## main
==> flow/design.v (excerpt) <==
module top(input clk, rst, ball_speed, serve_type, angle, bat_size, restart, start, en_color, auto, hard_mode, input[3:0] mode, max_score, input[8:0] adc, output sel, size, output sound, output [9:0] RED, GRN, BLU, output HSYNC, VSYNC, px_clk, blank);
For scale: ~7400 cells after synthesis, about 210 flip-flops, ~65 I/O pins, roughly 0.047 mm^2 of cells after synthesis.
export LEC_CHECK = 0
export ABC_AREA = 1
export CAP_MARGIN = 20
export CORE_MARGIN = 2
export CORE_UTILIZATION = 13
export PLACE_DENSITY = 0.6
export SLEW_MARGIN = 20
create_clock -name core_clock -period 14.0 [get_ports {clk}]
run.sh (not shown) runs the stock make flow with config.mk's settings and CLKGATE_MAP_FILE=.
Looking at the reports, main completed the entire flow and the layout it produced met the timing, DRC and antenna checks.
For the feature branch, these inputs were changed with respect to main:
- CORE_UTILIZATION changed from 13 to 40
- the clock period (ns, I/O delays scaled along) changed from 14.0 to 8.61
[the feature branch vs main] wire length of the first global-routing pass: lower in the feature branch. The feature branch against main: count of cell types in the netlist ~0 delta; share of power burned in combinational logic climbed 1.0 points.

========
Setup of nickel:
top again, from the RTL that the note above started with.
clock: 14.0 ns
lec_check: 0
abc_area: 1
cap_margin: 20
core_margin: 2
core_utilization: 61
cts_cluster_size: 98
place_density: 0.6
slew_margin: 20
Edits applied to the flow inputs when going from nickel to ember:
--- a/flow/config.mk
+++ b/flow/config.mk
@@ -6,9 +6,7 @@
 export NUM_CORES = 4
 export LEC_CHECK = 0
-export ABC_AREA = 1
 export CAP_MARGIN = 20
 export CORE_MARGIN = 2
-export CORE_UTILIZATION = 61
-export CTS_CLUSTER_SIZE = 98
-export PLACE_DENSITY = 0.6
+export CORE_UTILIZATION = 64
+export SETUP_SLACK_MARGIN = 2.07
 export SLEW_MARGIN = 20
==> flow/constraint.sdc <==
create_clock -name core_clock -period 7.5 [get_ports {clk}]
set_input_delay 1.5000 -clock core_clock [delete_from_list [all_inputs] [get_ports {clk}]]
set_output_delay 1.5000 -clock core_clock [all_outputs]
set_load 0.01 [all_outputs]
Across nickel and ember, none had a timing, DRC or antenna violation. | post-route minimum period | higher: nickel |. Compared with nickel, ember shows critical path depth that has gone down by more than half. Cmp ember vs nickel: die area higher in ember. Of ember and nickel, it is ember that has the lower worst setup timing slack at the placement stage. When ember is set beside nickel, its worst-case hold slack turns out to be 0.028 ns larger. Setup slack: ember less than nickel. ember vs. nickel: die width went up by 1.8%. Measured against each other, nickel and ember differ in proportion of synthesized area in mux cells, the lower figure coming from nickel. Of ember and nickel, it is ember that has the higher global-route met3 utilization.
## Diff of input files: amber against ember
--- a/flow/config.mk
+++ b/flow/config.mk
@@ -6,7 +6,8 @@
 export NUM_CORES = 4
 export LEC_CHECK = 0
+export ABC_AREA = 1
 export CAP_MARGIN = 20
 export CORE_MARGIN = 2
-export CORE_UTILIZATION = 64
-export SETUP_SLACK_MARGIN = 2.07
+export CORE_UTILIZATION = 72
+export PLACE_DENSITY = 0.6
 export SLEW_MARGIN = 20
==> flow/constraint.sdc <==
create_clock -name core_clock -period 14.0 [get_ports {clk}]
set_input_delay 2.8000 -clock core_clock [delete_from_list [all_inputs] [get_ports {clk}]]
set_output_delay 2.8000 -clock core_clock [all_outputs]
set_load 0.01 [all_outputs]
==> comparison <==
Going from ember to amber, number of resized instances in the post-cts repair step went down by 150, placement row count shrank by about 10%.
Between amber and ember, the clock network area share does not differ in any meaningful way.
ember -> amber: number of synthesized flops with an enable pin delta 0, exact match
The register-to-register slack in amber was higher than what ember gave.
In amber the count of routing violations after the opening detailed-route iteration turned out 585 lower than in ember.
Transition time at the pin with the least slew margin sits lower in amber than in ember.
amber vs ember — number of clock-tree buffers in the layout dropped about 7%.
amber vs ember: power share of the combinational group up
In the reports for ember and amber, the larger share of total power in the clock network belongs to ember.

========
run 1:
Starting RTL as in the previous note.
make LEC_CHECK=0 ABC_AREA=1 CAP_MARGIN=25 CORE_MARGIN=2 CORE_UTILIZATION=37 SETUP_SLACK_MARGIN=1.06 SLEW_MARGIN=0 TNS_END_PERCENT=35 finish   # period 5.56 ns
What the final checks of run 1 revealed, after a flow that finished every stage, was a layout that fails on setup timing.
Inputs modified between run 1 and run 2:
-- flow/config.mk --
<<< run 1, line 9
export CAP_MARGIN = 25
export CORE_MARGIN = 2
export CORE_UTILIZATION = 37
export SETUP_SLACK_MARGIN = 1.06
export SLEW_MARGIN = 0
export TNS_END_PERCENT = 35
>>> run 2, line 9
export CAP_MARGIN = 25
export CORE_MARGIN = 2
export CORE_UTILIZATION = 72
export CTS_CLUSTER_SIZE = 47
export PLACE_DENSITY_LB_ADDON = 0.06
export SETUP_SLACK_MARGIN = 0.74
export SLEW_MARGIN = 0
export TNS_END_PERCENT = 35
==> flow/constraint.sdc <==
create_clock -name core_clock -period 2.5 [get_ports {clk}]
set_input_delay 0.5000 -clock core_clock [delete_from_list [all_inputs] [get_ports {clk}]]
set_output_delay 0.5000 -clock core_clock [all_outputs]
set_load 0.01 [all_outputs]
==> results <==
- Run 2 is listed as incomplete: the tool reported an error in detailed placement and the run ended there.
- As far as cell area after synthesis goes, run 1 and run 2 are indistinguishable; the numbers are identical.
- [compare] base=run 1 new=run 2: area figure in the yosys stat output comparable; x dimension of the die now smaller; number of flops mapped to enable cells by yosys comparable; count of buffers inserted at the top-level ports comparable; row count now smaller.
- In the flow results for run 2 and run 1, the placeable core region is smaller on run 2.
- ~same instance tally after logic synthesis in run 2 and run 1
- Diff run 1..run 2 | share of synthesized area spent on multiplexers | negligible
Input changes introduced in run 3 (baseline for comparison: run 2):
==> flow/config.mk <==
export PLATFORM = sky130hd
export DESIGN_NAME = top
export DESIGN_NICKNAME = top
export VERILOG_FILES = /design/flow/design.v
export SDC_FILE = /design/flow/constraint.sdc
export NUM_CORES = 4
export LEC_CHECK = 0
export CAP_MARGIN = 20
export CORE_MARGIN = 2
export CORE_UTILIZATION = 72
export SETUP_SLACK_MARGIN = -0.36
export SLEW_MARGIN = 20
==> flow/constraint.sdc <==
create_clock -name core_clock -period 4.8 [get_ports {clk}]
set_input_delay 0.9600 -clock core_clock [delete_from_list [all_inputs] [get_ports {clk}]]
set_output_delay 0.9600 -clock core_clock [all_outputs]
set_load 0.01 [all_outputs]
Findings:
Run 3 terminated abnormally: global routing reported GRT-0232. Seen in the log of run 2: DPL-0033 during detailed placement, after which the run never completed. Routability-driven placement congestion ratio, run 3 vs run 2: up by a little under 10%. Delta (run 3 minus run 2): synthesized cell count shows a reduction of 532; number of rows created at floorplan picked up an extra 4.3%.
## Diff of input files: run 4 against run 3
==> flow/config.mk <==
export PLATFORM = sky130hd
export DESIGN_NAME = top
export DESIGN_NICKNAME = top
export VERILOG_FILES = /design/flow/design.v
export SDC_FILE = /design/flow/constraint.sdc
export NUM_CORES = 4
export LEC_CHECK = 0
export ABC_AREA = 1
export CAP_MARGIN = 20
export CORE_MARGIN = 2
export CORE_UTILIZATION = 72
export PLACE_DENSITY = 0.39
export SETUP_SLACK_MARGIN = 1.86
export SLEW_MARGIN = 20
==> flow/constraint.sdc <==
create_clock -name core_clock -period 8.68 [get_ports {clk}]
set_input_delay 1.7360 -clock core_clock [delete_from_list [all_inputs] [get_ports {clk}]]
set_output_delay 1.7360 -clock core_clock [all_outputs]
set_load 0.01 [all_outputs]
--- outcome ---
Looking at the reports, run 4 completed the entire flow and the layout it produced met the timing, DRC and antenna checks.
The post-placement cell count number comes out lower for run 4 vs run 3.
[compare] base=run 3 new=run 4: compound-gate portion of the synthesized area went down by 5.9 points; total standard cell area after synthesis went down by about 8%.
The dominant non-sequential cell family after synthesis comes out simple AND/OR/NAND/NOR gates in one run and AND-OR/OR-AND gates in the other, namely in run 4 and run 3 respectively.
[inputs] run 5 vs run 4
==> flow/config.mk <==
export PLATFORM = sky130hd
export DESIGN_NAME = top
export DESIGN_NICKNAME = top
export VERILOG_FILES = /design/flow/design.v
export SDC_FILE = /design/flow/constraint.sdc
export NUM_CORES = 4
export LEC_CHECK = 0
export CAP_MARGIN = 20
export CORE_MARGIN = 2
export CORE_UTILIZATION = 65
export SETUP_SLACK_MARGIN = 1.3
export SLEW_MARGIN = 20
==> flow/constraint.sdc <==
create_clock -name core_clock -period 5.18 [get_ports {clk}]
set_input_delay 1.0360 -clock core_clock [delete_from_list [all_inputs] [get_ports {clk}]]
set_output_delay 1.0360 -clock core_clock [all_outputs]
set_load 0.01 [all_outputs]
[summary]
Compared run 5 vs run 4, and routed wire length is up in run 5. When run 5 is set beside run 4, its met2 demand-to-capacity share in global routing turns out to be 0.69 points larger. Compared to run 4, run 5 shows a narrower setup margin. The worst hold slack on run 5 is in line with that on run 4. STATUS run=run 5 STAGES=ALL_DONE FINAL_CHECKS=FAILED CAUSE=setup timing. The uppermost signal routing layer after detailed routing comes out met5 in one run and met4 in the other, namely in run 5 and run 4 respectively. For the growth of design area from synthesis to finish, run 5 came in 17 points higher than run 4 did. Run 5 falls short of run 4 in first-pass GRT wire length. Diff run 4 -> run 5: post-synthesis compound-gate area fraction now sits higher, buffer-and-inverter tally for the worst setup path went up, net switching power up 80%, required time of the critical path went down by 3.49 ns, highest ir drop seen on vdd picked up an extra 21%.
Input changes introduced in run 6 (baseline for comparison: run 5):
==> flow/config.mk <==
export PLATFORM = sky130hd
export DESIGN_NAME = top
export DESIGN_NICKNAME = top
export VERILOG_FILES = /design/flow/design.v
export SDC_FILE = /design/flow/constraint.sdc
export NUM_CORES = 4
export LEC_CHECK = 0
export ABC_AREA = 1
export CAP_MARGIN = 20
export CORE_MARGIN = 2
export CORE_UTILIZATION = 40
export PLACE_DENSITY = 0.6
export SLEW_MARGIN = 20
==> flow/constraint.sdc <==
create_clock -name core_clock -period 7.34 [get_ports {clk}]
set_input_delay 1.4680 -clock core_clock [delete_from_list [all_inputs] [get_ports {clk}]]
set_output_delay 1.4680 -clock core_clock [all_outputs]
set_load 0.01 [all_outputs]
==> comparison <==
Taking run 5 over run 6, the total power consumption of the routed design ratio works out to 1.5. When run 6 is measured against run 5, its sequential power turns out 32% lower. Changes observed in run 6 relative to run 5: smallest hold slack went up 0.0043 ns; final weighted congestion in routability-driven placement fell by about 7%; via count shrank by 12104. Run 6: full flow OK, the timing, DRC and antenna checks passed. Synthesized netlist cell count, run 5 and run 6, higher one = run 6.
Power and IR drop assume default switching activity.
